[design/flow/design.v]
module finalproject(clk, rst, rows, LEDs, columns, signalout, ss1, ss2, ss3, ss4, ss5, ss6);
input [3:0] rows;  
input clk;  
input rst;  
output [9:0] LEDs;  
output [3:0] columns;  
output signalout;  
output [6:0] ss1, ss2, ss3, ss4, ss5, ss6;  
wire [31:0] countlow, counthigh;  
keypadwithtones kwt(.rows(rows), .clk(clk), .rst(rst), .LEDs(LEDs), .columns(columns), .countlow(countlow), .counthigh(counthigh));
rotatingdisplay rd(.clk(clk), .rst(rst), .ss1(ss1), .ss2(ss2), .ss3(ss3), .ss4(ss4), .ss5(ss5), .ss6(ss6));
toneprocessor tp(.clk(clk), .rst(rst), .countlow(countlow), .counthigh(counthigh), .signalout(signalout));
endmodule
module keypadwithtones(rows, clk, rst, LEDs, columns, countlow, counthigh);
input [3:0] rows; 
input clk;
input rst;
output [9:0] LEDs;
reg [9:0] LEDs;
output [3:0] columns;
reg [3:0] columns;
reg[2:0] progress, colprogress;   
reg [3:0] val1, val2;  
reg [15:0] button1, button2;  
reg [31:0] counter;  
output [31:0] countlow, counthigh;
reg [31:0] countlow, counthigh;
always @(posedge clk) begin  
if (rst) begin
LEDs = 10'b00_0000_0000;   
progress = 3'b000;  
colprogress = 3'b000;  
counter = 0;  
columns = 4'b1110;  
val1 = 4'b0000;
val2 = 4'b0000;
button1 = 16'h0000;
button2 = 16'h0000;
countlow = 1136;  
counthigh = 2272;
end else begin
case(progress) 
3'b000: begin  
case(columns)  
4'b1110: begin 
val1 = ~rows;  
button1 = val1;
columns = 4'b1101;  
end
4'b1101: begin
val1 = ~rows;  
button1 = button1 << 4;  
button1 = button1 + val1;  
columns = 4'b1011;  
end
4'b1011: begin 
val1 = ~rows;  
button1 = button1 << 4;  
button1 = button1 + val1;  
columns = 4'b0111;  
end
4'b0111: begin
val1 = ~rows;  
button1 = button1 << 4;  
button1 = button1 + val1;  
columns = 4'b1110;  
progress = 3'b001;  
end
endcase
end
3'b001: begin   
counter = counter + 1'b1;
if (counter >= 500) begin   
case(columns)  
4'b1110: begin
val2 = ~rows;
button2 = val2;
columns = 4'b1101;
end
4'b1101: begin
val2 = ~rows;
button2 = button2 << 4;
button2 = button2 + val2;
columns = 4'b1011;
end
4'b1011: begin
val2 = ~rows;
button2 = button2 << 4;
button2 = button2 + val2;
columns = 4'b0111;
end
4'b0111: begin
val2 = ~rows;
button2 = button2 << 4;
button2 = button2 + val2;
columns = 4'b1110;
counter = 0;
progress = 3'b010;
end
endcase
end
end
3'b010: begin   
if ((button1 == button2) && (button1 != 16'h0000)) begin  
case(button1)  
	16'h80: begin  
	countlow = 1136;
   counthigh = 2272;
	end
	16'h1: begin  
	LEDs = LEDs + 1'b1;
	countlow = 47755;
	counthigh = 95510;
	end
	16'h10: begin  
	LEDs = LEDs + 2'b10;
		countlow = 42565;
		counthigh = 85131;
	end
	16'h100: begin  
	LEDs = LEDs + 2'b11;
		countlow = 37921;
		counthigh = 75842;
	end
	16'h2: begin  
	LEDs = LEDs + 3'b100;
	countlow = 35803;
   counthigh = 71606;
	end
	16'h20: begin  
	LEDs = LEDs + 3'b101;
		countlow = 31888;
		counthigh = 63776;
	end
	16'h200: begin  
	LEDs = LEDs + 3'b110;
		countlow = 28409;
		counthigh = 56818;
	end
	16'h4: begin  
	LEDs = LEDs + 3'b111;
		countlow = 25390;
		counthigh = 50619;
	end
	16'h40: begin  
	LEDs = LEDs + 4'b1000;
		countlow = 23889;
		counthigh = 47778;
	end
	16'h400: begin  
	LEDs = LEDs + 4'b1001;
		countlow = 21282;
		counthigh = 42564;
	end
	16'h1000: begin  
	LEDs = LEDs + 4'b1010;
		countlow = 18960;
		counthigh = 37921;
	end
	16'h2000: begin  
	LEDs = LEDs + 4'b1011;
		countlow = 17896;
		counthigh = 35793;
	end
	16'h4000: begin  
	LEDs = LEDs + 4'b1100;
		countlow = 15943;
		counthigh = 31887;
	end
	16'h8000: begin  
	LEDs = LEDs + 4'b1101;
		countlow = 14204;
		counthigh = 28409;
	end
	16'h8: begin  
	LEDs = LEDs + 4'b1110;
		countlow = 12651;
		counthigh = 25303;
	end
	16'h800: begin  
	LEDs = LEDs + 4'b1111;
		countlow = 11944;
		counthigh = 23889;
	end
	endcase
progress = 3'b011;  
end else progress = 3'b000;  
end
3'b011: begin
counter = counter + 1'b1;
if (counter >= 5000) begin  
case(columns)  
4'b1110: begin
val2 = ~rows;
button2 = val2;
columns = 4'b1101;
end
4'b1101: begin
val2 = ~rows;
button2 = button2 << 4;
button2 = button2 + val2;
columns = 4'b1011;
end
4'b1011: begin
val2 = ~rows;
button2 = button2 << 4;
button2 = button2 + val2;
columns = 4'b0111;
end
4'b0111: begin
val2 = ~rows;
button2 = button2 << 4;
button2 = button2 + val2;
columns = 4'b1110;
counter = 0;
progress = 3'b100;
end
endcase
end
end
3'b100: begin
if (button2 == 16'h0000) begin  
progress = 3'b000;  
countlow = 1136;  
counthigh = 2272;
end else progress = 3'b011;  
end
endcase 
end
end
endmodule 
module toneprocessor(clk, rst, countlow, counthigh, signalout);
output signalout;
reg signalout;
input clk;
input rst;
input [31:0] countlow, counthigh;
reg [31:0] onesecond, mycounter;
reg [3:0] progress;
always@(posedge clk) begin
if (rst) begin
signalout=0;  
onesecond = 100000000;  
mycounter = 0;  
progress = 4'b0000;  
end else begin
case(progress)
default: begin              
			end
4'b0000: begin
	mycounter = mycounter + 1'b1;  
	if (mycounter < countlow) begin  
	signalout = 0;  
	end
	else begin
	progress = 4'b0001;  
	end
end
4'b0001: begin
	mycounter = mycounter + 1'b1;  
	if ((mycounter >= countlow) && (mycounter < counthigh)) begin 
	signalout = 1;  
	end
	else begin
	progress = 4'b0010;  
	end
end
4'b0010: begin
	mycounter = mycounter + 1'b1;  
	if (mycounter >= counthigh) begin  
	signalout = 0;  
	mycounter = 0;  
	end
	else begin
	progress = 4'b0000;  
	end
end
endcase
end
end
endmodule 
module rotatingdisplay(clk, rst, ss1, ss2, ss3, ss4, ss5, ss6);
input clk;  
input rst;
output reg [6:0] ss1, ss2, ss3, ss4, ss5, ss6;  
reg [31:0] counter;  
reg [6:0] g,e,r1,r2,i,f1,o,x,f2,a,l1,l2,two1,zero1,two2,zero2,start;  
always @(posedge clk) begin  
if (rst) begin
counter = 0;
start = 7'b0000000;
ss1 = 7'hFF;
ss2 = 7'hFF;
ss3 = 7'hFF;
ss4 = 7'hFF;
ss5 = 7'hFF;
ss6 = 7'hFF;
g = 7'b0010000;
e = 7'b0000110;
r1 = 7'b1001110;
r2 = 7'b1001110;
i = 7'b1111001;
f1 = 7'b0001110;
o = 7'b1000000;
x = 7'b0001001;
f2 = 7'b0001110;
a = 7'b0001000;
l1 = 7'b1000111;
l2 = 7'b1000111;
two1 = 7'b0100100;
zero1 = 7'b1000000;
two2 = 7'b0100100;
zero2 = 7'b1000000;
end else begin
counter = counter + 1'b1;
if (counter >= 50000) begin  
counter = 0;  
ss6 = ss5;
ss5 = ss4;
ss4 = ss3;
ss3 = ss2;
ss2 = ss1;
ss1 = g;  
start = g;
g = e;
e = r1;
r1 = r2;
r2 = i;
i = f1;
f1 = o;
o = x;
x = f2;
f2 = a;
a = l1;
l1 = l2;
l2 = two1;
two1 = zero1;
zero1 = two2;
two2 = zero2;
zero2 = start;
end
end
end
endmodule
[design/flow/run.sh]
#!/bin/bash
# the make line also repeats each setting of config.mk as NAME=value (left out here)
make -C /OpenROAD-flow-scripts/flow DESIGN_CONFIG=/design/flow/config.mk WORK_HOME=/design/flow/orfs CLKGATE_MAP_FILE= finish
[design/flow/config.mk]
export PLATFORM = sky130hd
export DESIGN_NAME = finalproject
export DESIGN_NICKNAME = finalproject
export VERILOG_FILES = /design/flow/design.v
export SDC_FILE = /design/flow/constraint.sdc
export NUM_CORES = 4
export LEC_CHECK = 0
export CAP_MARGIN = 20
export CORE_MARGIN = 2
export CORE_UTILIZATION = 72
export CTS_CLUSTER_DIAMETER = 199
export CTS_CLUSTER_SIZE = 25
export MAX_ROUTING_LAYER = met5
export MIN_ROUTING_LAYER = met1
export PLACE_DENSITY = 0.69
export SLEW_MARGIN = 20
[design/flow/constraint.sdc]
create_clock -name core_clock -period 3.11 [get_ports {clk}]
set_input_delay 0.6220 -clock core_clock [delete_from_list [all_inputs] [get_ports {clk}]]
set_output_delay 0.6220 -clock core_clock [all_outputs]
set_load 0.01 [all_outputs]
==> metrics.yaml, run 1 <==
outcome:
  status: "complete, but fails checks"
  check.faults: "negative setup slack"
placed_design:
  placed_cells: 2431
  pre_cts_ws_ns: -0.319
  port_buffers: 62
  hpwlAfterDp_um: 29700
  placed_cell_area_sq_um: 18900
  gp_congestion: 0.946
setup_path:
  cp-startpoint: "tp.mycounter[7]$_SDFFE_PP0P_"
  reg2regPathDepth: 15
  worstReg2RegStart: "tp.mycounter[7]$_SDFFE_PP0P_"
  cp_common_cell: "buf_4"
  critPathCapture: "tp.signalout$_SDFFE_PP0P_"
  startpoint_type: "flop"
  crit_path_end_kind: "flop"
  path_buffers: 3
  critical-path-max-stage-delay_ns: 0.37
  cp_max_fo: 5
  critical_path.top_delay_family: "AND-OR/OR-AND gates"
  cp_data_required_time_ns: 3.53
  arrival_ns: 4.09
  crit_slowest_cell: "dfxtp_1"
  ff2ff_setup_slack_ns: -0.56
  path_class: "reg -> reg"
  cp_cell_sequence: "buf_4, nand4_1, nor4_1, buf_4, xor2_1, ha_1, nand3_1, or3_4, nor3_4, a221o_1, buf_4, nor3_4, a31oi_2, a211o_1, o221a_2"
  worst-path-stages: 15
  regToRegEndpoint: "tp.signalout$_SDFFE_PP0P_"
grt:
  track_usage_pct: 35.5
  met2_usage_pct: 62.0
  grt_pass1_vias: 15446
  use_met1_pct: 44.4
  grt-busiest-layer: "met2"
  grt_max_degree: 144
  global_route.usage.met3_pct: 5.25
  antenna_found_initial: 0
  gr-total-overflow: 0
  grt_pass1_wl_um: 72800
logic_synthesis:
  synthCells: 2016
  synth_area_sq_um: 16600
  synth-adder-area-share_pct: 3.74
  ys_cells: 2016
  yosys_most_used_dff: "dfxtp_1"
  ys_area_sq_um: 16600
  synth.yosys.warnings: 9
  synthArstFlopShare_pct: 0
  aoi_share_pct: 14.7
  ys_sh_simple_pct: 24.9
  yosysTopAreaCellShare_pct: 39.4
  ys_types: 81
  edf_count: 0
  ys_top_cells_by_count: "328 x dfxtp_1, 234 x nor2_1, 192 x nand2_1"
  most_common_cell: "dfxtp_1"
  synth_top_cell_by_area: "dfxtp_1"
  mux_share_pct: 6.63
  top_cells_by_area: "dfxtp_1 39%, mux2i_1 6.5%, nor2_1 5.3%"
  synth-seq-area-share_pct: 39.4
  avgSynthCellArea_sq_um: 8.26
  netlist_logic_family_top: "simple AND/OR/NAND/NOR gates"
  ys.flops: 328
  ys_sh_xor_pct: 5.89
timing:
  setup_ws_ns: -0.560
  maxSlewViolCount: 0
  worst_slew_pin_slew_ns: 0.851
  worst_clock_skew_ns: 0.0270
  setup_viol: 40
  hold_viol: 0
  min_period_ns: 3.67
  finalClockPeriodUsage_pct: 118
  fmax_ghz: 0.272
  whs_ns: 0.465
  final.setup.tns_ns: -8.81
  rsz0062_at_grt: "yes"
  max_slew_margin_pct: 41.8
layout:
  fin_cells: 2475
  nets: 2242
  fin_util_pct: 89.2
  stdcell_area_sq_um: 20200
  area_delta_synth_final_pct: 21.2
  fillers: 1123
floorplan:
  num_rows: 55
  die_height_um: 156
  die_w_um: 156
  fp-utilization_pct: 73.5
  dieArea_sq_um: 24400
  fp.coreArea_sq_um: 22600
  io_pins: 63
routing:
  wl_um: 48000
  viasPerCell: 6.60
  drc: 0
  ant_nets: 0
  drt_iter0_drc: 1813
  first_pass_iters: 6
  vias: 16340
  wl_per_cell_um: 19.4
  route.antenna.diode_count: 0
cts:
  h-tree-depth: 1
  clk_pin_slew_ns: 0.11
  clock_sinks: 328
  worst_skew_pair.late_latency_ns: 0.52
  root_buffer: "clkbuf_16"
  cts_tree: "done"
  numCtsBuffers: 17
  clockBufferDepth: 3
power_and_ir_drop:
  pwr.group.clock_mw: 2.41
  top_power_group: "sequential cells"
  pg_seq_mw: 4.44
  power_density_nw_per_um2: 442
  peakVddDrop_uv: 504
  combPwrFrac_pct: 23.1
  clockPowerShare_pct: 27.0
  comb_power_mw: 2.06
  pwr-share-seq_pct: 49.9
  p_int_mw: 6.19
  p_leak_nw: 7.83
  finalPower_mw: 8.91
  swShare_pct: 30.5
  p_switching_mw: 2.72
hold_path:
  worstHoldPathType: "reg -> reg"
  worstHoldStart: "rd.g[1]$_SDFFE_PP0P_"
  min_path_cells: 2
  hold_end: "rd.g[1]$_SDFFE_PP0P_"
job:
  max_cap_violations: 0
  warning_count: 37
layer usage:
| metal | vias up | routed length, um |
|---|---|---|
| li1 | 7512 | - |
| met4 | 0 | 2030 |
| met1 | 7774 | 18900 |
| met2 | 848 | 23200 |
| met3 | 206 | 3890 |
| met5 | - | 0 |
repair_timing:
action | CTS | global route
pin swaps | 39 | 41
setup buffers | 13 | 8
endpoints found under the hold margin | 0 | 0
resized | 45 | 96
hold buffers | 0 | 0
setup endpoints to repair | 119 | 182
gates cloned | 3 | 0
cell type report:
cell class	instances	area (sq um)	area share [%]
clock inverter	2	38.8	0.192
timing repair buffer	276	2420	12.0
sequential	328	6600	32.7
inverter	54	206	1.02
tap	285	357	1.77
clock buffer	19	433	2.14
multi-input combinational	1511	10100	50.2
==> inputs of run 2 (changes only) <==
ABC_AREA = 0   (was not set)
CORE_UTILIZATION = 70   (was 72)
CTS_CLUSTER_DIAMETER = not set   (was 199)
CTS_CLUSTER_SIZE = 39   (was 25)
MAX_ROUTING_LAYER = not set   (was met5)
MIN_ROUTING_LAYER = not set   (was met1)
PLACE_DENSITY = not set   (was 0.69)
SETUP_SLACK_MARGIN = 0.96   (was not set)
clock period = 3.46 ns   (was 3.11 ns; I/O delays follow)
==> run 2 against run 1 <==
- synthesized cell count unchanged
- die size up 2.8%
- the run now fails in global routing
- synthesized area unchanged
==> metrics.yaml, run 2 <==
logic_synthesis:
  yosys_most_used_dff: "dfxtp_1"
  ys.flops: 328
  edf_count: 0
  aoi_share_pct: 14.7
  synth_top_cell_by_area: "dfxtp_1"
  ys_top_cells_by_count: "328 x dfxtp_1, 234 x nor2_1, 192 x nand2_1"
  ys_sh_simple_pct: 24.9
  synth-seq-area-share_pct: 39.4
  synth_area_sq_um: 16600
  netlist_logic_family_top: "simple AND/OR/NAND/NOR gates"
  mux_share_pct: 6.63
  avgSynthCellArea_sq_um: 8.26
  most_common_cell: "dfxtp_1"
  yosysTopAreaCellShare_pct: 39.4
  synth-adder-area-share_pct: 3.74
  ys_cells: 2016
  ys_area_sq_um: 16600
  ys_sh_xor_pct: 5.89
  synth.yosys.warnings: 9
  synthArstFlopShare_pct: 0
  ys_types: 81
  top_cells_by_area: "dfxtp_1 39%, mux2i_1 6.5%, nor2_1 5.3%"
  synthCells: 2016
cts:
  numCtsBuffers: 34
  clockBufferDepth: 3
  root_buffer: "clkbuf_16"
  h-tree-depth: 2
  holdBufCountCts: 0
  clock_sinks: 328
floorplan:
  fp-utilization_pct: 71.1
  fp.coreArea_sq_um: 23400
  dieArea_sq_um: 25000
  num_rows: 56
  die_w_um: 158
  io_pins: 63
  die_height_um: 158
placed_design:
  gp_congestion: 0.935
  placed_cell_area_sq_um: 18600
  port_buffers: 62
  hpwlAfterDp_um: 28400
outcome:
  status: "did not finish"
  failed_stage: "global routing"
  toolErrorMsg: "[ERROR DPL-0038] Utilization greater than 100%, impossible to legalize"
run 2: per-stage QoR:
stage          cells  total power, mW  worst slack [ns]  util, %
2_1_floorplan   2031             5.14             0.174        -
3_5_place_dp    2355             5.61            0.0424     79.4
3_3_place_gp    2355             5.57             0.124     79.4
4_1_cts         2562             9.43             0.235     95.3
run 2: timing repair:
item                                    in CTS
cloned                                      31
buffers inserted                           118
gates resized                              250
endpoints found under the setup margin     295
pin swaps                                  118
==> inputs of run 3 (changes only) <==
ABC_AREA = not set   (was 0)
CAP_MARGIN = 0   (was 20)
CELL_PAD_IN_SITES_GLOBAL_PLACEMENT = 2   (was not set)
CORE_UTILIZATION = 38   (was 70)
CTS_CLUSTER_DIAMETER = 73   (was not set)
CTS_CLUSTER_SIZE = not set   (was 39)
MAX_ROUTING_LAYER = met4   (was not set)
MIN_ROUTING_LAYER = met1   (was not set)
PLACE_DENSITY_LB_ADDON = 0.28   (was not set)
SETUP_SLACK_MARGIN = not set   (was 0.96)
clock period = 3.08 ns   (was 3.46 ns; I/O delays follow)
==> run 3 against run 2 <==
- the layout now fails its checks (negative setup slack)
- synthesized cell count unchanged
- synthesized area did not move
- die size rose by 82%
==> metrics.yaml, run 3 <==
power_and_ir_drop:
  pwr.group.clock_mw: 4.64
  finalPower_mw: 11.3
  p_leak_nw: 8.57
  top_power_group: "the clock network"
  swShare_pct: 28.7
  pwr-share-seq_pct: 39.7
  peakVddDrop_uv: 408
  p_switching_mw: 3.23
  clockPowerShare_pct: 41.1
  comb_power_mw: 2.16
  pg_seq_mw: 4.48
  power_density_nw_per_um2: 511
  combPwrFrac_pct: 19.2
  p_int_mw: 8.05
layout:
  fin_util_pct: 51.1
  nets: 2323
  stdcell_area_sq_um: 22100
  area_delta_synth_final_pct: 32.6
grt:
  gr-total-overflow: 0
  grt_pass1_vias: 15188
  track_usage_pct: 21.2
  grt_pass1_wl_um: 77000
  antenna_found_initial: 0
  grt_max_degree: 139
cts:
  worst_skew_pair.late_latency_ns: 0.57
  numCtsBuffers: 39
  clk_pin_slew_ns: 0.06
  clockBufferDepth: 3
  clock_sinks: 328
  cts_tree: "done"
  h-tree-depth: 2
  root_buffer: "clkbuf_16"
logic_synthesis:
  synth-adder-area-share_pct: 3.74
  synth_area_sq_um: 16600
  synthArstFlopShare_pct: 0
  edf_count: 0
  ys_area_sq_um: 16600
  top_cells_by_area: "dfxtp_1 39%, mux2i_1 6.5%, nor2_1 5.3%"
  synth_top_cell_by_area: "dfxtp_1"
  ys_cells: 2016
  synth-seq-area-share_pct: 39.4
  most_common_cell: "dfxtp_1"
  aoi_share_pct: 14.7
  netlist_logic_family_top: "simple AND/OR/NAND/NOR gates"
  ys.flops: 328
  ys_top_cells_by_count: "328 x dfxtp_1, 234 x nor2_1, 192 x nand2_1"
  ys_sh_simple_pct: 24.9
  ys_types: 81
  yosysTopAreaCellShare_pct: 39.4
  synthCells: 2016
  yosys_most_used_dff: "dfxtp_1"
  mux_share_pct: 6.63
  avgSynthCellArea_sq_um: 8.26
  synth.yosys.warnings: 9
  ys_sh_xor_pct: 5.89
hold_path:
  worstHoldStart: "rd.r2[4]$_SDFFE_PP0P_"
  hold_end: "rd.r1[4]$_SDFFE_PP0P_"
  worstHoldPathType: "reg -> reg"
  min_path_cells: 2
timing:
  setup_viol: 38
  finalClockPeriodUsage_pct: 105
  setup_ws_ns: -0.147
  fmax_ghz: 0.310
  worst_clock_skew_ns: 0.0145
  min_period_ns: 3.23
  maxSlewViolCount: 0
  max_slew_margin_pct: 50.8
  hold_viol: 0
  rsz0062_at_grt: "yes"
  worst_slew_pin_slew_ns: 0.733
setup_path:
  arrival_ns: 3.74
  reg2regPathDepth: 14
  regToRegEndpoint: "tp.signalout$_SDFFE_PP0P_"
  path_class: "reg -> reg"
  cp_max_fo: 5
  critical_path.top_delay_family: "simple AND/OR/NAND/NOR gates"
  crit_slowest_cell: "or3_4"
  worstReg2RegStart: "tp.mycounter[1]$_SDFFE_PP0P_"
  cp_common_cell: "or3_4"
  critPathCapture: "tp.signalout$_SDFFE_PP0P_"
  worst-path-stages: 14
  path_buffers: 0
  ff2ff_setup_slack_ns: -0.15
  cp-startpoint: "tp.mycounter[1]$_SDFFE_PP0P_"
  startpoint_type: "flop"
  critical-path-max-stage-delay_ns: 0.41
  cp_data_required_time_ns: 3.59
  crit_path_end_kind: "flop"
  cp_cell_sequence: "ha_4, nand3_4, or3_4, nor2_2, xnor2_1, ha_1, nand3_2, or3_4, nor3_4, a221o_1, a211o_1, nand4_1, a2111oi_2, o221a_2"
outcome:
  status: "complete, but fails checks"
  check.faults: "negative setup slack"
routing:
  route.antenna.diode_count: 0
  wl_um: 47000
  route.met3.wl_um: 1460
  first_pass_iters: 5
  wl_met2_um: 21700
  drc: 0
  vias: 15463
  met1Wirelength_um: 22700
  routed.top_layer: "met4"
  ant_nets: 0
  wl_per_cell_um: 16.3
  viasPerCell: 5.37
  drt_iter0_drc: 984
floorplan:
  fp.coreArea_sq_um: 43200
  io_pins: 63
  num_rows: 76
  die_w_um: 213
  die_height_um: 213
  fp-utilization_pct: 38.6
  dieArea_sq_um: 45500
placed_design:
  hpwlAfterDp_um: 32000
  gp_congestion: 0.889
  port_buffers: 62
  placed_cell_area_sq_um: 19700
  pre_cts_ws_ns: -0.263
job:
  warning_count: 35
  max_cap_violations: 0
## run 3: metrics by stage
| step | setup TNS (ns) | hold slack [ns] | instances |
|---|---|---|---|
| after CTS | -1.58 | 0.428 | 2872 |
| after detailed placement | -7.04 | 0.455 | 2780 |
| after global routing | -8.84 | 0.468 | 2881 |
| after floorplan | -1.58 | 0.435 | 2031 |
| final | -3.25 | 0.456 | 2881 |
| after global placement | -4.68 | 0.446 | 2780 |
## run 3: cell type report
cell class	instances	area [sq um]
Fill cell	4216	21100
Multi-Input combinational cell	1510	10200
Sequential cell	328	6600
Timing Repair Buffer	336	3030
Clock buffer	53	1110
Tap cell	585	732
Inverter	54	206
Clock inverter	15	193
## run 3: timing repair
| action | in CTS | in global routing |
|---|---|---|
| hold buffers | 0 | 0 |
| gates resized | 31 | 123 |
| endpoints found under the setup margin | 130 | 266 |
| hold endpoints to repair | 0 | 0 |
| cloned | 3 | 2 |
| pin swaps | 20 | 61 |
| setup buffers | 21 | 12 |
## run 3: per-layer routing
metal,global-route usage (%),vias up
li1,-,7720
met1,27.9,7402
met2,33.9,253
met3,2.68,88
met4,6.87,0
met5,-,-
==> inputs of run 4 (changes only) <==
CAP_MARGIN = 20   (was 0)
CELL_PAD_IN_SITES_GLOBAL_PLACEMENT = not set   (was 2)
CORE_UTILIZATION = 20   (was 38)
CTS_CLUSTER_DIAMETER = not set   (was 73)
CTS_CLUSTER_SIZE = 25   (was not set)
MAX_ROUTING_LAYER = met5   (was met4)
MIN_ROUTING_LAYER = met2   (was met1)
PLACE_DENSITY = 0.69   (was not set)
PLACE_DENSITY_LB_ADDON = not set   (was 0.28)
clock period = 5.36 ns   (was 3.08 ns; I/O delays follow)
==> run 4 against run 3 <==
- now clean on timing, DRC and antenna
- synthesized cell count did not move
- critical endpoint is now tp.mycounter[31]$_SDFFE_PP0P_
- largest power group unchanged
- total power fell by 43%
- routed wire length fell by 9.7%
- clock-buffer cell count did not move
- sequential share of layout area rose by 3.5 points
- critical path type unchanged
- highest routed layer is now met5
- first-iteration DRC count rose to 3.5 times the previous value
- combinational power fell by 58%
==> metrics.yaml, run 4 <==
cts:
  root_buffer: "clkbuf_16"
  numCtsBuffers: 40
  worst_skew_pair.late_latency_ns: 0.59
  cts_tree: "done"
  clockBufferDepth: 3
  holdBufCountCts: 0
  h-tree-depth: 2
  clock_sinks: 328
  clk_pin_slew_ns: 0.06
  cts_setup_buffers: 0
  cts_resized: 0
hold_path:
  worstHoldStart: "rd.r2[0]$_SDFFE_PP0P_"
  hold_end: "rd.r1[0]$_SDFFE_PP0P_"
  min_path_cells: 2
  worstHoldPathType: "reg -> reg"
routing:
  drt_iter0_drc: 3433
  first_pass_iters: 12
  route.antenna.diode_count: 0
  vias: 20010
  drc: 0
  ant_nets: 0
  viasPerCell: 6.43
  wl_per_cell_um: 13.6
  wl_um: 42500
floorplan:
  fp-utilization_pct: 20.2
  num_rows: 105
  io_pins: 63
  die_w_um: 293
  fp.coreArea_sq_um: 82200
  die_height_um: 293
  dieArea_sq_um: 85600
timing:
  final.setup.tns_ns: 0
  max_slew_margin_pct: 24.6
  fmax_ghz: 0.235
  finalClockPeriodUsage_pct: 79.3
  setup_viol: 0
  hold_viol: 0
  worst_clock_skew_ns: 0.0495
  maxSlewViolCount: 0
  min_period_ns: 4.25
  rsz0062_at_grt: "no"
  worst_slew_pin_slew_ns: 1.12
  setup_ws_ns: 1.11
logic_synthesis:
  ys_types: 81
  synth_top_cell_by_area: "dfxtp_1"
  ys.flops: 328
  most_common_cell: "dfxtp_1"
  edf_count: 0
  synth_area_sq_um: 16600
  aoi_share_pct: 14.7
  yosysTopAreaCellShare_pct: 39.4
  synth.yosys.warnings: 9
  ys_cells: 2016
  yosys_most_used_dff: "dfxtp_1"
  avgSynthCellArea_sq_um: 8.26
  synthArstFlopShare_pct: 0
  synth-adder-area-share_pct: 3.74
  mux_share_pct: 6.63
  synthCells: 2016
  ys_top_cells_by_count: "328 x dfxtp_1, 234 x nor2_1, 192 x nand2_1"
  ys_sh_simple_pct: 24.9
  netlist_logic_family_top: "simple AND/OR/NAND/NOR gates"
  synth-seq-area-share_pct: 39.4
  ys_area_sq_um: 16600
  top_cells_by_area: "dfxtp_1 39%, mux2i_1 6.5%, nor2_1 5.3%"
  ys_sh_xor_pct: 5.89
setup_path:
  critical_path.top_delay_family: "simple AND/OR/NAND/NOR gates"
  reg2regPathDepth: 15
  regToRegEndpoint: "tp.mycounter[31]$_SDFFE_PP0P_"
  worstReg2RegStart: "tp.mycounter[0]$_SDFFE_PP0P_"
  crit_path_end_kind: "flop"
  crit_slowest_cell: "or3_1"
  cp_cell_sequence: "ha_1, nand3_1, or3_1, nor2_1, xor2_1, ha_1, o21ai_0, a21oi_1, a221o_1, nand2_1, nand3_1, o31ai_2, buf_4, nand2_1, a21oi_1"
  cp_max_fo: 23
  ff2ff_setup_slack_ns: 1.11
  path_class: "reg -> reg"
  critical-path-max-stage-delay_ns: 0.49
  cp-startpoint: "tp.mycounter[0]$_SDFFE_PP0P_"
  arrival_ns: 4.72
  startpoint_type: "flop"
  critPathCapture: "tp.mycounter[31]$_SDFFE_PP0P_"
  path_buffers: 1
  cp_data_required_time_ns: 5.83
  worst-path-stages: 15
placed_design:
  placed_cells: 3041
  hpwlAfterDp_um: 27100
  placed_cell_area_sq_um: 18300
  gp_congestion: 0.904
  port_buffers: 62
  pre_cts_ws_ns: 1.24
layout:
  fillers: 8931
  area_delta_synth_final_pct: 18.2
  nets: 2067
  fin_cells: 3113
  stdcell_area_sq_um: 19700
power_and_ir_drop:
  peakVddDrop_uv: 190
  p_int_mw: 4.57
  power_density_nw_per_um2: 327
  pwr.group.clock_mw: 2.93
  pg_seq_mw: 2.62
  pwr-share-seq_pct: 40.6
  swShare_pct: 29.0
  clockPowerShare_pct: 45.5
  top_power_group: "the clock network"
  p_switching_mw: 1.87
  p_leak_nw: 7.09
  combPwrFrac_pct: 13.9
  comb_power_mw: 0.897
job:
  warning_count: 30
  max_cap_violations: 0
grt:
  gr-total-overflow: 0
  grt_max_degree: 80
  track_usage_pct: 14.7
  grt_pass1_vias: 20944
  antenna_found_initial: 0
  grt_pass1_wl_um: 69800
outcome:
  status: "no timing/DRC/antenna violations"
-- run 4: metal layers --
layer  up-vias  wire (um)  track usage [%]
met4         8       3050             3.51
met3       479      17700             20.1
li1       7128          -                -
met2      5258      21600             16.9
met5         -        112             2.21
met1      7137          0                -
-- run 4: final cells by class --
type / count / area [sq um] / area share [%]
clock buffer: 53 / 1130 / 5.74
clock inverter: 19 / 290 / 1.47
inverter: 54 / 204 / 1.04
multi-input combinational: 1510 / 9390 / 47.7
sequential: 328 / 6570 / 33.4
tap: 1070 / 1340 / 6.80
timing repair buffer: 79 / 762 / 3.87
-- run 4: through the flow --
step	util (%)	total power [mW]	hold WS, ns
floorplan	-	3.27	0.435
global placement	22.2	3.51	0.440
detailed placement	22.2	3.52	0.447
CTS	23.9	6.44	0.454
global route	23.9	6.70	0.458
finish	23.9	6.44	0.447
==> inputs of run 5 (changes only) <==
CORE_UTILIZATION = 72   (was 20)
CTS_CLUSTER_DIAMETER = 42   (was not set)
CTS_CLUSTER_SIZE = not set   (was 25)
MAX_ROUTING_LAYER = not set   (was met5)
MIN_ROUTING_LAYER = not set   (was met2)
PLACE_DENSITY = not set   (was 0.69)
SETUP_SLACK_MARGIN = 0.47   (was not set)
clock period = 3.48 ns   (was 5.36 ns; I/O delays follow)
==> run 5 against run 4 <==
- the layout now fails its checks (max-capacitance violations, max-slew violations, negative setup slack)
- final cell count down 20%
- via count down 5.8%
- combinational power up 130%
- routed wire length up 60%
- sequential share of layout area down 2.3 points
- flip-flop count unchanged
- first-iteration DRC count up 24%
- clock-buffer cell count down 1
- register-to-register slack worse by 2.4 ns
==> metrics.yaml, run 5 <==
logic_synthesis:
  top_cells_by_area: "dfxtp_1 39%, mux2i_1 6.5%, nor2_1 5.3%"
  ys_top_cells_by_count: "328 x dfxtp_1, 234 x nor2_1, 192 x nand2_1"
  ys_cells: 2016
  mux_share_pct: 6.63
  synth_top_cell_by_area: "dfxtp_1"
  ys_types: 81
  synth-seq-area-share_pct: 39.4
  ys.flops: 328
  ys_area_sq_um: 16600
  aoi_share_pct: 14.7
  synth_area_sq_um: 16600
  ys_sh_xor_pct: 5.89
  synth.yosys.warnings: 9
  synthArstFlopShare_pct: 0
  most_common_cell: "dfxtp_1"
  yosysTopAreaCellShare_pct: 39.4
  synth-adder-area-share_pct: 3.74
  yosys_most_used_dff: "dfxtp_1"
  edf_count: 0
  netlist_logic_family_top: "simple AND/OR/NAND/NOR gates"
  synthCells: 2016
  avgSynthCellArea_sq_um: 8.26
  ys_sh_simple_pct: 24.9
setup_path:
  crit_path_end_kind: "flop"
  critPathCapture: "tp.progress[0]$_DFF_P_"
  arrival_ns: 5.11
  cp_data_required_time_ns: 3.81
  cp-startpoint: "tp.mycounter[1]$_SDFFE_PP0P_"
  cp_cell_sequence: "ha_4, nand3_4, buf_4, xnor2_1, ha_1, o21a_1, o22ai_1, a21oi_2, o211ai_1, nand3_4, buf_4, nor2_2, a21oi_1, o31ai_1"
  crit_slowest_cell: "o31ai_1"
  critical_path.top_delay_family: "AND-OR/OR-AND gates"
  path_class: "reg -> reg"
  critical-path-max-stage-delay_ns: 1.02
  cp_max_fo: 7
  worstReg2RegStart: "tp.mycounter[1]$_SDFFE_PP0P_"
  regToRegEndpoint: "tp.progress[0]$_DFF_P_"
  reg2regPathDepth: 14
  worst-path-stages: 14
  ff2ff_setup_slack_ns: -1.30
  path_buffers: 2
  startpoint_type: "flop"
timing:
  setup_viol: 36
  worst_slew_pin_slew_ns: 1.93
  worst_clock_skew_ns: 0.0306
  setup_ws_ns: -1.30
  max_slew_margin_pct: -30.0
  maxSlewViolCount: 5
  finalClockPeriodUsage_pct: 137
  fmax_ghz: 0.209
  rsz0062_at_grt: "yes"
  hold_viol: 0
  min_period_ns: 4.78
layout:
  seqCellArea_sq_um: 6640
  mi_logic_area_sq_um: 10600
  nets: 2220
  fin_util_pct: 94.4
  area_delta_synth_final_pct: 28.3
  fillers: 690
power_and_ir_drop:
  peakVddDrop_uv: 443
  clockPowerShare_pct: 41.3
  finalPower_mw: 10.3
  pwr-share-seq_pct: 38.9
  pg_seq_mw: 3.99
  p_switching_mw: 3.19
  top_power_group: "the clock network"
  power_density_nw_per_um2: 481
  comb_power_mw: 2.04
  p_leak_nw: 8.24
  pwr.group.clock_mw: 4.24
  combPwrFrac_pct: 19.8
  swShare_pct: 31.1
  p_int_mw: 7.08
placed_design:
  hpwlAfterDp_um: 28500
  gp_congestion: 0.909
  port_buffers: 62
cts:
  h-tree-depth: 2
  numCtsBuffers: 39
  worst_skew_pair.late_latency_ns: 0.56
  root_buffer: "clkbuf_16"
  clockBufferDepth: 3
  cts_tree: "done"
  clk_pin_slew_ns: 0.06
  clock_sinks: 328
floorplan:
  dieArea_sq_um: 24400
  die_height_um: 156
  io_pins: 63
  die_w_um: 156
  num_rows: 55
  fp.coreArea_sq_um: 22600
  fp-utilization_pct: 73.5
grt:
  grt_max_degree: 181
  met2_usage_pct: 69.0
  use_met1_pct: 48.9
  antenna_found_initial: 11
  grt_pass1_wl_um: 82200
  grt_pass1_vias: 16382
  global_route.usage.met3_pct: 10.9
  track_usage_pct: 41.1
  grt-busiest-layer: "met2"
  gr-total-overflow: 0
hold_path:
  min_path_cells: 2
  worstHoldStart: "rst"
  worstHoldPathType: "in -> reg"
  hold_end: "kwt.countlow[15]$_SDFFE_PP0P_"
outcome:
  check.faults: "max-capacitance violations, max-slew violations, negative setup slack"
  status: "complete, but fails checks"
routing:
  ant_nets: 0
  drc: 0
  viasPerCell: 7.58
  drt_iter0_drc: 4251
  wl_um: 68000
  wl_per_cell_um: 27.4
  first_pass_iters: 13
  vias: 18842
job:
  warning_count: 39
  max_cap_violations: 1
## run 5: area by class of cell
cell class | instances | area share, %
tap | 285 | 1.67
multi-input combinational | 1512 | 49.8
clock buffer | 52 | 5.03
sequential | 328 | 31.1
clock inverter | 16 | 1.08
timing repair buffer | 231 | 10.3
antenna | 7 | 0.0820
inverter | 54 | 0.955
## run 5: timing repair
action | CTS | global route
hold buffers | 0 | 0
pin swaps | 73 | 72
gates cloned | 2 | 5
resized | 99 | 167
endpoints found under the setup margin | 290 | 271
setup buffers | 49 | 33
## run 5: metal layers
layer  up-vias  share of wire [%]  routed length (um)
met5         -               0.24                 165
met1      8597                 33               22100
met2      1918                 43               29200
met4         8                 10                6920
li1       7531                  -                   -
met3       788                 14                9620
## run 5: through the flow
stage,instance area [sq um],hold WS [ns],setup WS [ns],std cells,TNS (ns)
2_1_floorplan,17000,0.435,0.194,2031,0
3_3_place_gp,18100,0.446,0.147,2321,0
3_5_place_dp,18100,0.451,0.0292,2321,0
4_1_cts,20200,0.417,0.138,2440,0
5_1_grt,21400,0.432,-1.07,2482,-20.32
6_report,21400,0.435,-1.30,2485,-20.88
==> inputs of run 6 (changes only) <==
CELL_PAD_IN_SITES_DETAIL_PLACEMENT = 0   (was not set)
CORE_UTILIZATION = 37   (was 72)
CTS_CLUSTER_DIAMETER = not set   (was 42)
CTS_CLUSTER_SIZE = 41   (was not set)
GPL_ROUTABILITY_DRIVEN = 0   (was not set)
GPL_TIMING_DRIVEN = 1   (was not set)
PLACE_DENSITY_LB_ADDON = 0.08   (was not set)
SETUP_SLACK_MARGIN = not set   (was 0.47)
clock period = 5.19 ns   (was 3.48 ns; I/O delays follow)
==> run 6 against run 5 <==
- the run now finishes clean
- critical path depth increased by 1
- via count decreased by 24%
- clock power shrank about 30%
- largest cell class unchanged
- maximum frequency up 18%
- clock-buffer cell count increased by 2
- utilization fell by 51 points
==> metrics.yaml, run 6 <==
cts:
  cts_setup_buffers: 0
  cts_tree: "done"
  clk_pin_slew_ns: 0.06
  root_buffer: "clkbuf_16"
  clock_sinks: 328
  numCtsBuffers: 41
  holdBufCountCts: 0
  clockBufferDepth: 3
  cts_resized: 0
  h-tree-depth: 2
  worst_skew_pair.late_latency_ns: 0.57
timing:
  fmax_ghz: 0.247
  setup_viol: 0
  min_period_ns: 4.05
  final.setup.tns_ns: 0
  hold_viol: 0
  maxSlewViolCount: 0
  max_slew_margin_pct: 37.9
  rsz0062_at_grt: "no"
  worst_slew_pin_slew_ns: 0.931
  finalClockPeriodUsage_pct: 78.0
  worst_clock_skew_ns: 0.0186
placed_design:
  hpwlAfterDp_um: 27700
  port_buffers: 62
floorplan:
  fp-utilization_pct: 37.6
  die_height_um: 216
  io_pins: 63
  fp.coreArea_sq_um: 44300
  num_rows: 77
  dieArea_sq_um: 46700
  die_w_um: 216
logic_synthesis:
  ys.flops: 328
  ys_types: 81
  ys_area_sq_um: 16600
  ys_cells: 2016
  aoi_share_pct: 14.7
  yosysTopAreaCellShare_pct: 39.4
  avgSynthCellArea_sq_um: 8.26
  netlist_logic_family_top: "simple AND/OR/NAND/NOR gates"
  synth.yosys.warnings: 9
  synthCells: 2016
  synth_area_sq_um: 16600
  edf_count: 0
  synthArstFlopShare_pct: 0
  ys_sh_xor_pct: 5.89
  most_common_cell: "dfxtp_1"
  mux_share_pct: 6.63
  ys_sh_simple_pct: 24.9
  yosys_most_used_dff: "dfxtp_1"
  synth-adder-area-share_pct: 3.74
  top_cells_by_area: "dfxtp_1 39%, mux2i_1 6.5%, nor2_1 5.3%"
  synth-seq-area-share_pct: 39.4
  synth_top_cell_by_area: "dfxtp_1"
  ys_top_cells_by_count: "328 x dfxtp_1, 234 x nor2_1, 192 x nand2_1"
hold_path:
  min_path_cells: 2
  hold_end: "rd.zero1[4]$_SDFFE_PP0P_"
  worstHoldStart: "rd.two2[4]$_SDFFE_PP0P_"
  worstHoldPathType: "reg -> reg"
grt:
  grt_pass1_wl_um: 70300
  grt_max_degree: 78
  grt_pass1_vias: 13752
  track_usage_pct: 17.9
  gr-total-overflow: 0
  antenna_found_initial: 0
power_and_ir_drop:
  combPwrFrac_pct: 13.7
  p_leak_nw: 7.13
  pwr-share-seq_pct: 41.2
  swShare_pct: 27.8
  p_int_mw: 4.73
  clockPowerShare_pct: 45.1
  comb_power_mw: 0.896
  pwr.group.clock_mw: 2.95
  pg_seq_mw: 2.70
  p_switching_mw: 1.82
  peakVddDrop_uv: 195
  finalPower_mw: 6.55
  power_density_nw_per_um2: 343
  top_power_group: "the clock network"
setup_path:
  critical_path.top_delay_family: "simple AND/OR/NAND/NOR gates"
  cp-startpoint: "kwt.button1[3]$_SDFFE_PP0P_"
  cp_data_required_time_ns: 5.59
  crit_path_end_kind: "flop"
  ff2ff_setup_slack_ns: 1.14
  path_class: "reg -> reg"
  startpoint_type: "flop"
  regToRegEndpoint: "kwt.LEDs[9]$_SDFFE_PP0P_"
  critical-path-max-stage-delay_ns: 0.59
  cp_cell_sequence: "or4_1, nor3_1, and4b_1, nor2_1, and3_1, inv_1, ha_1, a21o_1, a21oi_1, o21ai_0, nand2_1, xor2_1, o22ai_1, a21oi_1, a311oi_1"
  critPathCapture: "kwt.LEDs[9]$_SDFFE_PP0P_"
  cp_max_fo: 14
  path_buffers: 1
  worst-path-stages: 15
  cp_common_cell: "a21oi_1"
  reg2regPathDepth: 15
  crit_slowest_cell: "or4_1"
  worstReg2RegStart: "kwt.button1[3]$_SDFFE_PP0P_"
  arrival_ns: 4.45
routing:
  viasPerCell: 5.45
  ant_nets: 0
  vias: 14391
  drc: 0
  wl_um: 42100
  wl_per_cell_um: 15.9
  first_pass_iters: 5
  drt_iter0_drc: 823
  route.antenna.diode_count: 0
layout:
  area_delta_synth_final_pct: 14.8
  fin_util_pct: 43.1
  fillers: 4442
  nets: 2072
outcome:
  status: "no timing/DRC/antenna violations"
job:
  warning_count: 30
  max_cap_violations: 0
-- run 6: metrics by stage --
step / hold slack, ns / setup slack [ns] / cells / cell area (sq um)
detailed placement: 0.453 / 1.17 / 2567 / 17700
global route: 0.479 / 0.773 / 2642 / 19100
finish: 0.448 / 1.14 / 2642 / 19100
floorplan: 0.435 / 1.55 / 2031 / 16700
global placement: 0.450 / 1.29 / 2567 / 17700
CTS: 0.451 / 1.15 / 2642 / 19100
-- run 6: area by class of cell --
cell class | instances | area (sq um) | area share, %
well taps | 592 | 741 | 3.87
inverters | 54 | 204 | 1.07
clock buffers | 54 | 1180 | 6.15
multi-input cells | 1510 | 9400 | 49.2
clock inverters | 21 | 241 | 1.26
flip-flops and latches | 328 | 6570 | 34.3
repair buffers | 83 | 792 | 4.14
-- run 6: layer usage --
metal	vias up	track usage (%)	wire length, um
met4	0	5.41	862
met5	-	0	0
met2	264	29.0	18900
li1	7232	-	-
met1	6838	24.2	20400
met3	57	3.21	1960
==> inputs of run 7 (changes only) <==
ABC_AREA = 1   (was not set)
CELL_PAD_IN_SITES_DETAIL_PLACEMENT = not set   (was 0)
CORE_UTILIZATION = 40   (was 37)
CTS_CLUSTER_SIZE = not set   (was 41)
GPL_ROUTABILITY_DRIVEN = not set   (was 0)
GPL_TIMING_DRIVEN = not set   (was 1)
PLACE_DENSITY_LB_ADDON = not set   (was 0.08)
clock period = 2.95 ns   (was 5.19 ns; I/O delays follow)
==> run 7 against run 6 <==
- still clean
- routed wire length grew 20%
- worst hold slack got worse by 0.0018 ns
- total power increased by 84%
- die size is 1.8% higher
- via count grew 23%
- sequential share of layout area down 4.4 points
- synthesized area grew 10%
- final area increased by 15%
- register-to-register slack lost 1.0 ns
- critical path type unchanged
- critical endpoint is now tp.mycounter[5]$_SDFFE_PP0P_
==> metrics.yaml, run 7 <==
setup_path:
  crit_slowest_cell: "dfxtp_4"
  cp_cell_sequence: "ha_4, nand2_2, nor2_4, buf_6, nand3_4, xnor2_2, buf_4, ha_4, nand2_4, nor4_2, nand2_1, nand2_2, inv_2, nor2_2, nor2_2, nand2_4, nand2_4, nand3_2, a21oi_1"
  arrival_ns: 3.26
  path_buffers: 3
  cp_data_required_time_ns: 3.36
  ff2ff_setup_slack_ns: 0.10
  crit_path_end_kind: "flop"
  critPathCapture: "tp.mycounter[5]$_SDFFE_PP0P_"
  cp-startpoint: "tp.mycounter[0]$_SDFFE_PP0P_"
  worst-path-stages: 19
  reg2regPathDepth: 19
  critical-path-max-stage-delay_ns: 0.37
  path_class: "reg -> reg"
  critical_path.top_delay_family: "simple AND/OR/NAND/NOR gates"
  cp_max_fo: 5
  worstReg2RegStart: "tp.mycounter[0]$_SDFFE_PP0P_"
  regToRegEndpoint: "tp.mycounter[5]$_SDFFE_PP0P_"
  cp_common_cell: "nand2_4"
  startpoint_type: "flop"
cts:
  clockBufferDepth: 3
  h-tree-depth: 2
  root_buffer: "clkbuf_16"
  cts_tree: "done"
  clk_pin_slew_ns: 0.07
  numCtsBuffers: 39
  worst_skew_pair.late_latency_ns: 0.56
  clock_sinks: 328
power_and_ir_drop:
  p_switching_mw: 3.51
  pwr.group.clock_mw: 5.21
  pwr-share-seq_pct: 39.4
  pg_seq_mw: 4.75
  combPwrFrac_pct: 17.4
  swShare_pct: 29.1
  top_power_group: "the clock network"
  p_int_mw: 8.55
  peakVddDrop_uv: 494
  clockPowerShare_pct: 43.2
  power_density_nw_per_um2: 548
  comb_power_mw: 2.10
  p_leak_nw: 9.86
  finalPower_mw: 12.1
layout:
  fin_cells: 3466
  stdcell_area_sq_um: 22000
  area_delta_synth_final_pct: 20.2
  fillers: 4635
  fin_util_pct: 48.6
  mi_logic_area_sq_um: 10600
  seqCellArea_sq_um: 6600
  nets: 2891
grt:
  gr-total-overflow: 0
  antenna_found_initial: 0
  grt_max_degree: 101
  grt_pass1_wl_um: 82800
  grt_pass1_vias: 16858
  track_usage_pct: 20.9
timing:
  worst_clock_skew_ns: 0.0201
  min_period_ns: 2.85
  hold_viol: 0
  rsz0062_at_grt: "yes"
  max_slew_margin_pct: 52.7
  maxSlewViolCount: 0
  setup_ws_ns: 0.104
  final.setup.tns_ns: 0
  whs_ns: 0.446
  worst_slew_pin_slew_ns: 0.708
  setup_viol: 0
  fmax_ghz: 0.351
  finalClockPeriodUsage_pct: 96.5
hold_path:
  min_path_cells: 2
  worstHoldStart: "rd.zero2[0]$_SDFFE_PP0P_"
  worstHoldPathType: "reg -> reg"
  hold_end: "rd.zero2[0]$_SDFFE_PP0P_"
logic_synthesis:
  yosys_most_used_dff: "dfxtp_1"
  aoi_share_pct: 6.73
  most_common_cell: "nand2_1"
  synthCells: 2744
  ys_area_sq_um: 18300
  ys_types: 54
  ys_sh_xor_pct: 3.54
  netlist_logic_family_top: "simple AND/OR/NAND/NOR gates"
  ys.flops: 328
  avgSynthCellArea_sq_um: 6.68
  mux_share_pct: 0
  synthArstFlopShare_pct: 0
  top_cells_by_area: "dfxtp_1 36%, nand2_1 16%, nor2_1 7.5%"
  ys_cells: 2744
  ys_sh_simple_pct: 41.1
  edf_count: 0
  synth.yosys.warnings: 9
  synth_area_sq_um: 18300
  ys_top_cells_by_count: "762 x nand2_1, 366 x nor2_1, 328 x dfxtp_1"
  synth-seq-area-share_pct: 35.8
  synth-adder-area-share_pct: 3.40
  synth_top_cell_by_area: "dfxtp_1"
  yosysTopAreaCellShare_pct: 35.8
routing:
  drc: 0
  ant_nets: 0
  vias: 17663
  route.antenna.diode_count: 0
  first_pass_iters: 5
  wl_per_cell_um: 14.5
  viasPerCell: 5.10
  drt_iter0_drc: 994
  wl_um: 50300
outcome:
  status: "no timing/DRC/antenna violations"
floorplan:
  num_rows: 78
  fp-utilization_pct: 40.5
  die_w_um: 218
  fp.coreArea_sq_um: 45300
  dieArea_sq_um: 47600
  io_pins: 63
  die_height_um: 218
placed_design:
  placed_cell_area_sq_um: 19900
  port_buffers: 62
  gp_congestion: 0.921
  placed_cells: 3377
  pre_cts_ws_ns: -0.0847
  hpwlAfterDp_um: 34400
job:
  max_cap_violations: 0
  warning_count: 33
## run 7: what timing repair did
item / 4_1_cts / 5_1_grt
pin swaps: 1 / 36
gates cloned: 0 / 6
resized: 4 / 125
endpoints found under the setup margin: 22 / 108
hold buffers: 0 / 0
setup buffers: 1 / 12
## run 7: layout make-up
type	count	area share (%)
multi-input cells	2021	48.3
flip-flops and latches	328	30.0
clock buffers	53	5.14
well taps	600	3.41
repair buffers	157	7.00
inverters	290	4.98
clock inverters	17	1.15
## run 7: routing by layer
layer	GRT usage [%]	vias to the layer above	share of wire (%)
met2	35.7	326	47
met1	27.2	8212	46
met4	5.92	0	2.3
met5	0	-	0
li1	-	9049	-
met3	3.21	76	4.3
==> inputs of run 8 (changes only) <==
ABC_AREA = not set   (was 1)
CORE_UTILIZATION = 72   (was 40)
clock period = 4.93 ns   (was 2.95 ns; I/O delays follow)
==> run 8 against run 7 <==
- die size shrank 49%
- routed wire length shrank 20%
- combinational power shrank 55%
- maximum frequency shrank 30%
- synthesized cell count shrank 27%
- register-to-register slack gained 0.77 ns
- synthesized area shrank 9.2%
- clock-buffer cell count shrank 8
- critical path depth shrank 4
- still clean
- non-clock buffer count shrank 77
- first-iteration DRC count grew 29%
==> metrics.yaml, run 8 <==
power_and_ir_drop:
  swShare_pct: 27.6
  pwr-share-seq_pct: 43.5
  p_leak_nw: 7.01
  combPwrFrac_pct: 14.3
  comb_power_mw: 0.936
  peakVddDrop_uv: 327
  p_switching_mw: 1.80
  power_density_nw_per_um2: 353
  p_int_mw: 4.73
  pwr.group.clock_mw: 2.75
  clockPowerShare_pct: 42.2
  top_power_group: "sequential cells"
  pg_seq_mw: 2.84
logic_synthesis:
  yosysTopAreaCellShare_pct: 39.4
  top_cells_by_area: "dfxtp_1 39%, mux2i_1 6.5%, nor2_1 5.3%"
  edf_count: 0
  ys_sh_simple_pct: 24.9
  synth_area_sq_um: 16600
  synthArstFlopShare_pct: 0
  synth_top_cell_by_area: "dfxtp_1"
  synthCells: 2016
  ys_sh_xor_pct: 5.89
  ys_area_sq_um: 16600
  mux_share_pct: 6.63
  netlist_logic_family_top: "simple AND/OR/NAND/NOR gates"
  yosys_most_used_dff: "dfxtp_1"
  ys_top_cells_by_count: "328 x dfxtp_1, 234 x nor2_1, 192 x nand2_1"
  synth.yosys.warnings: 9
  ys_cells: 2016
  most_common_cell: "dfxtp_1"
  ys.flops: 328
  aoi_share_pct: 14.7
  avgSynthCellArea_sq_um: 8.26
  synth-adder-area-share_pct: 3.74
  synth-seq-area-share_pct: 39.4
  ys_types: 81
job:
  max_cap_violations: 0
  warning_count: 33
cts:
  clock_sinks: 328
  h-tree-depth: 2
  holdBufCountCts: 0
  cts_resized: 0
  clk_pin_slew_ns: 0.06
  cts_tree: "done"
  worst_skew_pair.late_latency_ns: 0.53
  clockBufferDepth: 3
  numCtsBuffers: 35
  root_buffer: "clkbuf_16"
  cts_setup_buffers: 0
layout:
  area_delta_synth_final_pct: 11.2
  mi_logic_area_sq_um: 9390
  nets: 2063
  seqCellArea_sq_um: 6570
  fillers: 1465
  fin_cells: 2318
setup_path:
  cp-startpoint: "kwt.button1[3]$_SDFFE_PP0P_"
  arrival_ns: 4.42
  crit_slowest_cell: "or4_1"
  critical-path-max-stage-delay_ns: 0.60
  critical_path.top_delay_family: "simple AND/OR/NAND/NOR gates"
  worstReg2RegStart: "kwt.button1[3]$_SDFFE_PP0P_"
  cp_common_cell: "a21oi_1"
  startpoint_type: "flop"
  cp_max_fo: 14
  critPathCapture: "kwt.LEDs[9]$_SDFFE_PP0P_"
  cp_cell_sequence: "or4_1, nor3_1, and4b_1, nor2_1, and3_1, inv_1, ha_1, a21o_1, a21oi_1, o21ai_0, nand2_1, xor2_1, o22ai_1, a21oi_1, a311oi_1"
  cp_data_required_time_ns: 5.30
  worst-path-stages: 15
  reg2regPathDepth: 15
  path_buffers: 1
  path_class: "reg -> reg"
  crit_path_end_kind: "flop"
  ff2ff_setup_slack_ns: 0.88
  regToRegEndpoint: "kwt.LEDs[9]$_SDFFE_PP0P_"
routing:
  first_pass_iters: 5
  drc: 0
  ant_nets: 0
  vias: 14771
  route.antenna.diode_count: 0
  viasPerCell: 6.37
  wl_um: 40200
  wl_per_cell_um: 17.4
  drt_iter0_drc: 1283
grt:
  antenna_found_initial: 0
  grt_pass1_vias: 14012
  grt_pass1_wl_um: 66600
  track_usage_pct: 32.7
  gr-total-overflow: 0
  grt_max_degree: 96
hold_path:
  hold_end: "rd.x[1]$_SDFFE_PP0P_"
  min_path_cells: 2
  worstHoldPathType: "reg -> reg"
  worstHoldStart: "rd.x[1]$_SDFFE_PP0P_"
floorplan:
  dieArea_sq_um: 24400
  fp-utilization_pct: 73.5
  io_pins: 63
  fp.coreArea_sq_um: 22600
  die_w_um: 156
  num_rows: 55
  die_height_um: 156
outcome:
  status: "no timing/DRC/antenna violations"
placed_design:
  pre_cts_ws_ns: 0.990
  hpwlAfterDp_um: 26300
  port_buffers: 62
  gp_congestion: 0.939
  placed_cells: 2256
timing:
  setup_ws_ns: 0.875
  maxSlewViolCount: 0
  worst_clock_skew_ns: 0.0234
  final.setup.tns_ns: 0
  setup_viol: 0
  min_period_ns: 4.05
  rsz0062_at_grt: "no"
  finalClockPeriodUsage_pct: 82.2
  max_slew_margin_pct: 32.2
  fmax_ghz: 0.247
  hold_viol: 0
  worst_slew_pin_slew_ns: 1.01
==> run 8: area by class of cell <==
| class | count | share of cell area, % |
|---|---|---|
| repair buffers | 80 | 4.20 |
| clock buffers | 45 | 5.21 |
| clock inverters | 16 | 1.35 |
| well taps | 285 | 1.93 |
| inverters | 54 | 1.10 |
| flip-flops and latches | 328 | 35.5 |
| multi-input cells | 1510 | 50.7 |
==> run 8: metal layers <==
metal,up-vias,wire length [um],GRT usage (%)
li1,7200,-,-
met1,7020,17700,42.7
met2,463,19100,54.8
met3,88,2460,5.67
met4,0,960,11.5
met5,-,0,0
==> run 8: metrics by stage <==
| step | instance area (sq um) | power (mW) | hold slack, ns | util, % |
|---|---|---|---|---|
| 5_1_grt | 18500 | 6.77 | 0.474 | 81.7 |
| 6_report | 18500 | 6.53 | 0.462 | 81.7 |
| 3_5_place_dp | 17300 | 3.80 | 0.449 | 76.3 |
| 4_1_cts | 18500 | 6.53 | 0.461 | 81.7 |
| 2_1_floorplan | 16700 | 3.55 | 0.435 | - |
| 3_3_place_gp | 17300 | 3.79 | 0.445 | 76.3 |
==> inputs of run 9 (changes only) <==
ABC_AREA = 1   (was not set)
CELL_PAD_IN_SITES_DETAIL_PLACEMENT = 0   (was not set)
CORE_MARGIN = 7   (was 2)
CORE_UTILIZATION = 64   (was 72)
CTS_CLUSTER_SIZE = 99   (was not set)
GPL_ROUTABILITY_DRIVEN = 1   (was not set)
GPL_TIMING_DRIVEN = 0   (was not set)
HOLD_SLACK_MARGIN = 0.15   (was not set)
MAX_ROUTING_LAYER = met5   (was not set)
MIN_ROUTING_LAYER = met1   (was not set)
PLACE_DENSITY_LB_ADDON = 0.22   (was not set)
SLEW_MARGIN = 25   (was 20)
TNS_END_PERCENT = 80   (was not set)
clock period = 5.36 ns   (was 4.93 ns; I/O delays follow)
==> run 9 against run 8 <==
- clock skew decreased by 0.0033 ns
- die size rose by 38%
- non-clock buffer count rose by 105
- flip-flop count unchanged
- still clean on timing, DRC and antenna
- combinational power is about 10% higher
- critical path type unchanged
==> metrics.yaml, run 9 <==
logic_synthesis:
  most_common_cell: "nand2_1"
  aoi_share_pct: 6.73
  mux_share_pct: 0
  synth.yosys.warnings: 9
  synthCells: 2744
  edf_count: 0
  avgSynthCellArea_sq_um: 6.68
  synth-seq-area-share_pct: 35.8
  yosysTopAreaCellShare_pct: 35.8
  ys_area_sq_um: 18300
  top_cells_by_area: "dfxtp_1 36%, nand2_1 16%, nor2_1 7.5%"
  netlist_logic_family_top: "simple AND/OR/NAND/NOR gates"
  ys.flops: 328
  synth_area_sq_um: 18300
  synth_top_cell_by_area: "dfxtp_1"
  ys_sh_simple_pct: 41.1
  yosys_most_used_dff: "dfxtp_1"
  ys_types: 54
  synth-adder-area-share_pct: 3.40
  ys_top_cells_by_count: "762 x nand2_1, 366 x nor2_1, 328 x dfxtp_1"
  ys_sh_xor_pct: 3.54
  synthArstFlopShare_pct: 0
  ys_cells: 2744
cts:
  cts_tree: "done"
  worst_skew_pair.late_latency_ns: 0.53
  clock_sinks: 328
  cts_resized: 0
  root_buffer: "clkbuf_16"
  clockBufferDepth: 3
  cts_setup_buffers: 0
  numCtsBuffers: 35
  h-tree-depth: 2
  clk_pin_slew_ns: 0.06
  holdBufCountCts: 0
timing:
  hold_viol: 0
  max_slew_margin_pct: 27.8
  maxSlewViolCount: 0
  min_period_ns: 3.47
  final.setup.tns_ns: 0
  whs_ns: 0.457
  worst_clock_skew_ns: 0.0200
  setup_viol: 0
  fmax_ghz: 0.288
  rsz0062_at_grt: "no"
  finalClockPeriodUsage_pct: 64.8
  worst_slew_pin_slew_ns: 1.07
routing:
  wl_um: 49400
  first_pass_iters: 6
  wl_per_cell_um: 15.2
  drc: 0
  ant_nets: 0
  viasPerCell: 5.65
  route.antenna.diode_count: 0
  drt_iter0_drc: 1626
  vias: 18432
layout:
  nets: 2912
  stdcell_area_sq_um: 20700
  fin_util_pct: 73.9
  fillers: 2319
  area_delta_synth_final_pct: 12.9
setup_path:
  critPathCapture: "tp.signalout$_SDFFE_PP0P_"
  cp_data_required_time_ns: 5.77
  crit_slowest_cell: "dfxtp_1"
  crit_path_end_kind: "flop"
  cp-startpoint: "tp.mycounter[0]$_SDFFE_PP0P_"
  ff2ff_setup_slack_ns: 1.89
  critical-path-max-stage-delay_ns: 0.40
  cp_cell_sequence: "ha_1, nand2_1, nor2_4, nand2_4, nor2_4, xor2_1, ha_1, nand2_1, a21oi_1, nor3_1, nand2_1, a21oi_1, nand3_1, nor2_1, nand2_1, a21oi_1, nand3_1, nand2_1, a21oi_1"
  worstReg2RegStart: "tp.mycounter[0]$_SDFFE_PP0P_"
  cp_max_fo: 6
  path_buffers: 0
  regToRegEndpoint: "tp.signalout$_SDFFE_PP0P_"
  startpoint_type: "flop"
  arrival_ns: 3.88
  worst-path-stages: 19
  critical_path.top_delay_family: "simple AND/OR/NAND/NOR gates"
  path_class: "reg -> reg"
  reg2regPathDepth: 19
  cp_common_cell: "nand2_1"
power_and_ir_drop:
  pg_seq_mw: 2.63
  pwr.group.clock_mw: 2.52
  swShare_pct: 29.8
  combPwrFrac_pct: 17.2
  clockPowerShare_pct: 40.5
  finalPower_mw: 6.21
  comb_power_mw: 1.07
  pwr-share-seq_pct: 42.3
  p_int_mw: 4.36
  p_leak_nw: 9.45
  top_power_group: "sequential cells"
  peakVddDrop_uv: 329
  p_switching_mw: 1.85
  power_density_nw_per_um2: 300
placed_design:
  gp_congestion: 0.951
  port_buffers: 62
  hpwlAfterDp_um: 36300
  placed_cell_area_sq_um: 19500
hold_path:
  worstHoldStart: "rd.zero2[3]$_SDFFE_PP0P_"
  min_path_cells: 2
  worstHoldPathType: "reg -> reg"
  hold_end: "rd.zero2[3]$_SDFFE_PP0P_"
grt:
  grt_pass1_vias: 17377
  grt_pass1_wl_um: 82600
  antenna_found_initial: 0
  track_usage_pct: 28.8
  gr-total-overflow: 0
  grt_max_degree: 15
floorplan:
  io_pins: 63
  fp.coreArea_sq_um: 28000
  num_rows: 61
  fp-utilization_pct: 65.4
  dieArea_sq_um: 33600
  die_w_um: 183
  die_height_um: 183
outcome:
  status: "no timing/DRC/antenna violations"
job:
  warning_count: 30
  max_cap_violations: 0
==> run 9: stage by stage <==
stage	setup slack, ns	std cells
2_1_floorplan	2.57	2759
3_5_place_dp	1.80	3199
3_3_place_gp	1.84	3199
6_report	1.89	3260
5_1_grt	1.58	3260
4_1_cts	1.98	3260
==> run 9: final cells by class <==
| class | instances | area (sq um) | share of cell area (%) |
|---|---|---|---|
| Multi-Input combinational cell | 2018 | 10100 | 48.8 |
| Tap cell | 378 | 473 | 2.29 |
| Clock buffer | 47 | 1020 | 4.93 |
| Inverter | 290 | 1090 | 5.27 |
| Sequential cell | 328 | 6570 | 31.7 |
| Clock inverter | 14 | 188 | 0.907 |
| Timing Repair Buffer | 62 | 621 | 3.00 |
| Buffer | 123 | 632 | 3.05 |
==> run 9: layer usage <==
layer  global-route usage (%)  routed length (um)  vias up
met5                        0                   0        -
met4                     10.3                1420        0
met3                     4.08                3460      119
met2                     49.2               23200      735
met1                     36.8               21300     8495
li1                         -                   -     9083
==> inputs of run 10 (changes only) <==
ABC_AREA = not set   (was 1)
CELL_PAD_IN_SITES_DETAIL_PLACEMENT = not set   (was 0)
CORE_ASPECT_RATIO = 0.5   (was not set)
CORE_MARGIN = 2   (was 7)
CORE_UTILIZATION = 72   (was 64)
CTS_CLUSTER_DIAMETER = 396   (was not set)
GPL_ROUTABILITY_DRIVEN = not set   (was 1)
GPL_TIMING_DRIVEN = not set   (was 0)
HOLD_SLACK_MARGIN = not set   (was 0.15)
MAX_ROUTING_LAYER = not set   (was met5)
MIN_ROUTING_LAYER = not set   (was met1)
PLACE_DENSITY = 0.42   (was not set)
PLACE_DENSITY_LB_ADDON = not set   (was 0.22)
SETUP_SLACK_MARGIN = 1.24   (was not set)
SLEW_MARGIN = 20   (was 25)
TNS_END_PERCENT = not set   (was 80)
clock period = 4.17 ns   (was 5.36 ns; I/O delays follow)
==> run 10 against run 9 <==
- the flow now stops in global routing
- synthesized area decreased by 9.2%
- die size decreased by 27%
- synthesized cell count decreased by 27%
==> metrics.yaml, run 10 <==
outcome:
  status: "did not finish"
  failed_stage: "global routing"
  toolErrorMsg: "[ERROR GRT-0232] Routing congestion too high. Check the congestion heatmap in the GUI."
floorplan:
  fp-utilization_pct: 73.2
  dieArea_sq_um: 24400
  io_pins: 63
  num_rows: 39
  fp.coreArea_sq_um: 22700
  die_height_um: 112
  die_w_um: 219
logic_synthesis:
  yosysTopAreaCellShare_pct: 39.4
  synth-seq-area-share_pct: 39.4
  ys_area_sq_um: 16600
  ys.flops: 328
  synthArstFlopShare_pct: 0
  yosys_most_used_dff: "dfxtp_1"
  avgSynthCellArea_sq_um: 8.26
  top_cells_by_area: "dfxtp_1 39%, mux2i_1 6.5%, nor2_1 5.3%"
  synth_area_sq_um: 16600
  synthCells: 2016
  netlist_logic_family_top: "simple AND/OR/NAND/NOR gates"
  edf_count: 0
  aoi_share_pct: 14.7
  synth_top_cell_by_area: "dfxtp_1"
  ys_sh_xor_pct: 5.89
  mux_share_pct: 6.63
  ys_cells: 2016
  ys_sh_simple_pct: 24.9
  synth.yosys.warnings: 9
  most_common_cell: "dfxtp_1"
  synth-adder-area-share_pct: 3.74
  ys_top_cells_by_count: "328 x dfxtp_1, 234 x nor2_1, 192 x nand2_1"
  ys_types: 81
cts:
  holdBufCountCts: 0
  numCtsBuffers: 7
  h-tree-depth: 1
  clockBufferDepth: 3
  clock_sinks: 328
  root_buffer: "clkbuf_16"
grt:
  gr-total-overflow: 2466
  track_usage_pct: 106
placed_design:
  placed_cells: 2288
  pre_cts_ws_ns: 0.453
  port_buffers: 62
  hpwlAfterDp_um: 29300
  gp_congestion: 0.965
==> run 10: stage by stage <==
stage          utilization (%)  cell area [sq um]
2_1_floorplan                -              17100
3_3_place_gp              77.8              17700
3_5_place_dp              77.8              17700
4_1_cts                   88.3              20100
==> run 10: metal layers <==
| metal | track usage (%) | overflow |
|---|---|---|
| met5 | 60.6 | 17 |
| met4 | 121 | 628 |
| met3 | 83.8 | 104 |
| met2 | 133 | 1644 |
| met1 | 95.7 | 73 |
==> run 10: timing repair <==
action                     4_1_cts
hold endpoints to repair         0
pin swaps                       90
setup endpoints to repair      292
setup buffers                  122
gates resized                  239
cloned                          15
Power figures rest on the tool's default switching activity, not on a simulated workload.
